==> trial 3: inputs <==
==> flow/design.v <==
module chipmunk
	#(parameter addrSize = 12)
	(input clk,
	 input reset,
	 input [addrSize-1:0] startPC,
	 input [7:0] dataBus,
	 output [7:0] dataBusWrite,
	 output reg [addrSize-1:0] addrBus,
	 output weMem,
	 output done);
	reg [7:0] aReg;               
	reg [7:0] xReg;               
	reg [7:0] yReg;               
	reg [5:0] spReg;              
	reg [addrSize-1:0] pcReg;     
	reg [addrSize-1:0] pcRegAlt;  
	reg [addrSize-1:0] eaReg;     
	reg [7:0] dataReg;            
	wire [7:0] dataRegPlus = dataReg+1;  
	reg cFlagReg, zFlagReg, nFlagReg;
	reg [5:0] opcode;             
	reg [1:0] parameter_size;     
	reg [3:0] state;              
	reg finished;                 
	reg [7:0] dataBusOutput;        
	reg [3:0] nextState;            
	wire [7:0] addSubResult;        
	wire addSubCarryOut;
	wire [7:0] shifterResult;       
	wire shifterCarry;
	wire [7:0] bitOperationResult;  
	wire OpLoadA         = opcode[5:1] == 5'b00000;
	wire OpLoadX         = opcode[5:1] == 5'b00001;
	wire OpLoadY         = opcode[5:1] == 5'b00010;
	wire OpIncDecMem     = opcode[5:2] == 4'b0111 && opcode[0];
	wire OpRolRorMem     = (opcode == 6'b011001 || opcode == 6'b011011);
	wire OpIncDec        = opcode[5:1] == 5'b10101;
	wire OpInxDex        = opcode[5:1] == 5'b10110;
	wire OpInyDey        = opcode[5:1] == 5'b10111;
	wire OpSta           = opcode == 6'b100001;
	wire OpStx           = opcode == 6'b100011;
	wire OpSty           = opcode == 6'b100101;
	wire OpLdaY          = opcode == 6'b101000;
	wire OpStaY          = opcode == 6'b101001;
	wire OpIndexY        = opcode[5:1] == 5'b10100;  
	wire OpSetCarryFlag  = opcode[5:1] == 5'b00011;
	wire OpUseAdder      = opcode[5:3] == 3'b001;
	wire OpUseBitOp      = opcode[5:2] == 4'b0100;
	wire OpUseShifter    = opcode[5:2] == 4'b0110;
	wire OpAdderUseCarry = opcode[5:2] == 4'b0011;
	wire OpCpx           = opcode[5:1] == 5'b01011;
	wire OpCpy           = opcode == 6'b011100;
	wire OpDoCompare     = opcode[5:2] == 4'b0101 || OpCpy;
	wire OpSubtractInstead = OpDoCompare ||                           
	                         (opcode[5:3] == 3'b001 && opcode[1]) ||  
	                         (opcode[5:3] == 3'b101 && opcode[0]);    
	wire aluUseX         = OpCpx || OpInxDex;
	wire aluUseY         = OpCpy || OpInyDey;
	reg OpReadMemory;  
	wire OpReadMemory2   = dataBus[2] && !dataBus[7] && dataBus[7:2] != 6'b000111;  
	wire OpBranch        = opcode[5:3] == 3'b111;  
	wire flagsMatch      = (!opcode[2] && (!opcode[1] || (opcode[0] == nFlagReg)))     
                        || (opcode[2]  && ((!opcode[1] && (opcode[0] == zFlagReg))     
                                         || (opcode[1] && (opcode[0] == cFlagReg))));  
	wire BranchTaken     = OpBranch && flagsMatch;
	always @(posedge clk) begin
		if (!reset)
			finished <= 0;
		else if(state == 4'b0000 && dataBus == 8'h83)  
			finished <= 1;
	end
	always @(posedge clk) begin
		if (!reset)
			state <= 4'b0000;
		else 
			state <= nextState; 
	end
	always @(posedge clk) begin
		if (state == 4'b0000) begin
			opcode <= dataBus[7:2];
			parameter_size <= dataBus[1:0];
			eaReg <= 0;    
			OpReadMemory <= OpReadMemory2;
			dataReg <= (dataBus[7:3] == 5'b10101 || dataBus[7:3] == 5'b10110 || dataBus[7:3] == 5'b10111);
		end else if(state == 4'b0001) begin  
			dataReg <= dataBus;
			eaReg[7:0] <= dataBus;
		end else if(state == 4'b0010 || state == 4'b1111)  
			eaReg[addrSize-1:8] <= dataBus;
		else if(state == 4'b0101)  
			dataReg <= dataBus + (OpIncDecMem ? (opcode[1] ? 8'hff : 8'h01): 0);
		else if (state == 4'b0011 || state == 4'b0100)  
			eaReg <= eaReg + ((state == 4'b0100) ? yReg : xReg);
		else if (state == 4'b0111)  
			eaReg <= {{8{dataReg[7]}}, dataReg[7:0]} + pcReg;
		else if (state == 4'b1110)  
			eaReg[7:0] <= dataBus;
	end
	always @(posedge clk) begin
		if (!reset)
			spReg <= 6'b111111;
		else if (state == 4'b1100 ||
		        (state == 4'b0000 &&
					((dataBus[7:5] == 3'b110 && dataBus[2])  
					|| (dataBus[7:2] == 6'b100111))  
				))
			spReg <= spReg + 1'b1;  
		else if (state == 4'b1000 || state == 4'b1010 || state == 4'b1011)
			spReg <= spReg - 1'b1;  
	end
	wire [7:0] aluLeft = aluUseX ? xReg : (aluUseY ? yReg : aReg);
	assign { addSubCarryOut, addSubResult } = 
		OpAdderUseCarry ? (OpSubtractInstead ?  
			aluLeft + {1'b0, ~dataReg[7:0]} + cFlagReg
			: aluLeft + dataReg + cFlagReg)
		: (OpSubtractInstead ?  
			aluLeft + {1'b0, ~dataReg[7:0]} + 1'b1  
			: aluLeft + dataReg);
	assign bitOperationResult = opcode[1] ? (aReg ^ dataReg) : ~(aReg | dataReg);
	wire [7:0] shifterLeft = opcode[0] ? dataReg : aReg;
	assign shifterResult = opcode[1] ?  
			(shifterLeft >> 1) | ((opcode[0] && cFlagReg) ? 8'b10000000 : 8'b00000000)  
			:(shifterLeft << 1) | ((opcode[0] && cFlagReg) ? 8'b00000001 : 8'b00000000);
	assign shifterCarry = opcode[1] ? shifterLeft[0] : shifterLeft[7];
	always @(posedge clk) begin
		if (state == 4'b0110) begin
			if (OpLoadA || OpLdaY)  
				aReg <= dataReg;
			else if (OpUseAdder || OpIncDec)  
				aReg <= addSubResult;
			else if (OpUseBitOp)  
				aReg <= bitOperationResult;
			else if (OpUseShifter && !opcode[0])  
				aReg <= shifterResult;
			else if (opcode == 6'b100100 || opcode == 6'b100110)  
				aReg <= xReg;
		end else if(state == 4'b1001 && opcode[2:1] == 2'b01)  
			aReg <= dataBus;
	end
	always @(posedge clk) begin
		if (state == 4'b0110) begin
			if (OpLoadX)  
				xReg <= dataReg;
			else if(OpInxDex)  
				xReg <= addSubResult;
			else if (opcode == 6'b100010 || opcode == 6'b100110)  
				xReg <= aReg;
		end else if(state == 4'b1001 && opcode[2:1] == 2'b10)  
			xReg <= dataBus;
	end
	always @(posedge clk) begin
		if (state == 4'b0110) begin
			if (OpLoadY)  
				yReg <= dataReg;
			else if(OpInyDey)  
				yReg <= addSubResult;
		end else if(state == 4'b1001 && opcode[2:1] == 2'b11)  
			yReg <= dataBus;
	end
	always @(posedge clk) begin
		if (state == 4'b0110) begin
			if (OpSetCarryFlag)  
				cFlagReg <= opcode[0];
			else if (OpUseAdder || OpDoCompare || OpIncDec || OpInxDex || OpInyDey) begin  
				nFlagReg <= addSubResult[7];
				zFlagReg <= (addSubResult == 8'b00000000) ? 1 : 0;
				if (OpUseAdder || OpDoCompare)  
					cFlagReg <= addSubCarryOut;
			end else if(OpUseBitOp) begin
				nFlagReg <= bitOperationResult[7];
				zFlagReg <= (bitOperationResult == 8'b00000000) ? 1 : 0;
			end else if(OpUseShifter) begin
				nFlagReg <= shifterResult[7];
				zFlagReg <= (shifterResult == 8'b00000000) ? 1 : 0;
				cFlagReg <= shifterCarry;
			end else if(OpLoadA || OpLoadX || OpLoadY || OpIncDecMem) begin
				nFlagReg <= dataReg[7];
				zFlagReg <= (dataReg == 8'b00000000) ? 1 : 0;
			end
		end else if(state == 4'b1001 && opcode[2:1] == 2'b00)
			{nFlagReg, zFlagReg, cFlagReg} <= dataBus[2:0];
	end
	always @(posedge clk) begin
		if (!reset)
			pcReg <= startPC; 
		else if(state == 4'b0000 || state == 4'b0001 || state == 4'b0010)
			pcReg <= pcReg + 1'b1;
		else if(state == 4'b0110 && BranchTaken) begin
			pcRegAlt <= pcReg;                  
			pcReg <= eaReg;
		end else if(state == 4'b1100) begin
			pcRegAlt[7:0] <= dataBus;           
		end else if(state == 4'b1101) begin
			pcReg <= {pcRegAlt[7:0], dataBus};  
		end
	end
	always @* begin
		case (state)
			4'b0101, 4'b0110:  
				addrBus <= eaReg;
			4'b1000, 4'b1001, 4'b1010, 4'b1011, 4'b1100, 4'b1101: 
				addrBus <= { {(addrSize-9){1'b0}}, 1'b1, 1'b1, 1'b1, spReg };  
			4'b0000, 4'b0001, 4'b0010:  
				addrBus <= pcReg;
			4'b1110:
				addrBus <= {{(addrSize-8){1'b0}}, dataReg};
			4'b1111:
				addrBus <= {{(addrSize-8){1'b0}}, dataRegPlus};
			default:
				addrBus <= {addrSize{1'b0}};
		endcase
	end
	always @* begin
		if (state == 4'b0110 && (OpSta || OpStaY))
			dataBusOutput <= aReg;
		else if (state == 4'b0110 && OpStx)
			dataBusOutput <= xReg;
		else if (state == 4'b0110 && OpSty)
			dataBusOutput <= yReg;
		else if (state == 4'b0110 && OpRolRorMem)  
			dataBusOutput <= shifterResult;
		else if (state == 4'b0110 && OpIncDecMem)  
			dataBusOutput <= dataReg;
		else if (state == 4'b1000)  
			dataBusOutput <= (opcode[2:1] == 2'b00) ? {1'b0, 1'b0, 1'b0, 1'b0, 1'b0, nFlagReg, zFlagReg, cFlagReg} :
			                 (opcode[2:1] == 2'b01) ? aReg :
			                 (opcode[2:1] == 2'b10) ? xReg :
			                 yReg;
		else if (state == 4'b1010)
			dataBusOutput <= pcRegAlt[7:0];
		else if (state == 4'b1011)
			dataBusOutput <= { {(16-addrSize){1'b0}}, pcRegAlt[addrSize-1:8] };
		else
			dataBusOutput <= 8'b00000000;
	end
	wire writeCycle =  ((state == 4'b0110 && (OpSta || OpStx || OpSty || OpStaY || OpIncDecMem || OpRolRorMem)) || state == 4'b1000 || state == 4'b1010 || state == 4'b1011);
	assign weMem = !writeCycle;  
	assign dataBusWrite = dataBusOutput;  
	assign done = finished;
	always @* begin		
		case (state)
			4'b0000:
				nextState = (dataBus[7:2] == 6'b100111) ? 4'b1100 :
					((dataBus[7:5] == 3'b110 && !dataBus[2]) ? 4'b1000 : 
					((dataBus[7:5] == 3'b110 && dataBus[2]) ? 4'b1001 :
					(dataBus[0] || dataBus[1]) ? 4'b0001 :
					(OpReadMemory2 ? 4'b0101 : 4'b0110)));
			4'b0001:
				nextState = parameter_size[1] ? 4'b0010 :   
				           (OpReadMemory ? 4'b0101 :     
				           (OpBranch ? 4'b0111 :          
				           (OpIndexY ? 4'b1110 :                 
				           4'b0110)));                         
			4'b0010:
				nextState = parameter_size[0] ? 4'b0011 :         
				(OpReadMemory ? 4'b0101 :                
				(OpIndexY ? 4'b0100 :                             
				4'b0110));
			4'b0011:
				nextState = OpReadMemory ? 4'b0101 : 4'b0110;
			4'b0101, 4'b0111:               
				nextState = 4'b0110;
			4'b0110:
				nextState = (BranchTaken && opcode[2:0] == 3'b001) ? 4'b1010 : 4'b0000;  
			4'b1011, 4'b1101, 4'b1001, 4'b1000:
				nextState = 4'b0000;
			4'b0100:
				nextState = OpLdaY ? 4'b0101 : 4'b0110;
			4'b1100:
				nextState = 4'b1101;
			4'b1010:
				nextState = 4'b1011;
			4'b1110:  
				nextState = 4'b1111;
			4'b1111:  
				nextState = 4'b0100;
		endcase
	end
endmodule
==> flow/run.sh <==
#!/bin/bash
# the make line also repeats each setting of config.mk as NAME=value (left out here)
make -C /OpenROAD-flow-scripts/flow DESIGN_CONFIG=/design/flow/config.mk WORK_HOME=/design/flow/orfs CLKGATE_MAP_FILE= finish
==> flow/config.mk <==
export PLATFORM = sky130hd
export DESIGN_NAME = chipmunk
export DESIGN_NICKNAME = chipmunk
export VERILOG_FILES = /design/flow/design.v
export SDC_FILE = /design/flow/constraint.sdc
export NUM_CORES = 4
export LEC_CHECK = 0
export ABC_AREA = 1
export CAP_MARGIN = 20
export CORE_MARGIN = 2
export CORE_UTILIZATION = 22
export CTS_CLUSTER_DIAMETER = 174
export CTS_CLUSTER_SIZE = 98
export HOLD_SLACK_MARGIN = 0.1
export MAX_ROUTING_LAYER = met5
export PLACE_DENSITY = 0.41
export SETUP_SLACK_MARGIN = 0.07
export SLEW_MARGIN = 40
==> flow/constraint.sdc <==
create_clock -name core_clock -period 5.51 [get_ports {clk}]
set_input_delay 1.1020 -clock core_clock [delete_from_list [all_inputs] [get_ports {clk}]]
set_output_delay 1.1020 -clock core_clock [all_outputs]
set_load 0.01 [all_outputs]
==> trial 69: changes against trial 3 <==
- CORE_UTILIZATION: 22 -> 68
- CTS_CLUSTER_DIAMETER: 174 -> 231
- CTS_CLUSTER_SIZE: 98 -> 15
- HOLD_SLACK_MARGIN: 0.1 -> not set
- MAX_ROUTING_LAYER: met5 -> not set
- PLACE_DENSITY: 0.41 -> not set
- SETUP_SLACK_MARGIN: 0.07 -> not set
- SLEW_MARGIN: 40 -> 20
==> flow/constraint.sdc (replaced) <==
create_clock -name core_clock -period 2.72 [get_ports {clk}]
set_input_delay 0.5440 -clock core_clock [delete_from_list [all_inputs] [get_ports {clk}]]
set_output_delay 0.5440 -clock core_clock [all_outputs]
set_load 0.01 [all_outputs]
==> trial 24: changes against trial 3 <==
- ABC_AREA: 1 -> not set
- CORE_UTILIZATION: 22 -> 40
- CTS_CLUSTER_DIAMETER: 174 -> not set
- CTS_CLUSTER_SIZE: 98 -> not set
- HOLD_SLACK_MARGIN: 0.1 -> not set
- MAX_ROUTING_LAYER: met5 -> not set
- PLACE_DENSITY: 0.41 -> not set
- SETUP_SLACK_MARGIN: 0.07 -> 1.34
- SLEW_MARGIN: 40 -> 20
==> flow/constraint.sdc (replaced) <==
create_clock -name core_clock -period 4.69 [get_ports {clk}]
set_input_delay 0.9380 -clock core_clock [delete_from_list [all_inputs] [get_ports {clk}]]
set_output_delay 0.9380 -clock core_clock [all_outputs]
set_load 0.01 [all_outputs]
==> notes <==
Trial 24 ran to the end with no violations. Trial 3 ran to the end with no violations. Trial 69 never finished: it broke off in 5_1_grt on GRT-0116.
The highest die size belongs to trial 3, the lowest to trial 69.
Of trial 3 and trial 24, trial 24 has the higher core utilization (gap 25 points).
In trial 3 the critical path depth is lower than in trial 24, by 6.
In trial 24 the first-iteration DRC count is higher than in trial 3, by 16%.
Between trial 3 and trial 24, the lower sequential share of layout area is in trial 24 (gap 2.5 points).
Of trial 3 and trial 24, trial 24 has the higher combinational power (gap 29%, measured against trial 24).
Against trial 24, the sequential power of trial 3 is smaller by about 10%.
In trial 3 the setup slack is better than in trial 24, by 250 ps.
Of trial 24 and trial 3, trial 24 has the higher clock power (gap about 28%, measured against trial 3).
In trial 3 the non-clock buffer count is lower than in trial 24, by 96.
No activity file was given, so power comes from the tool's default toggle rates.
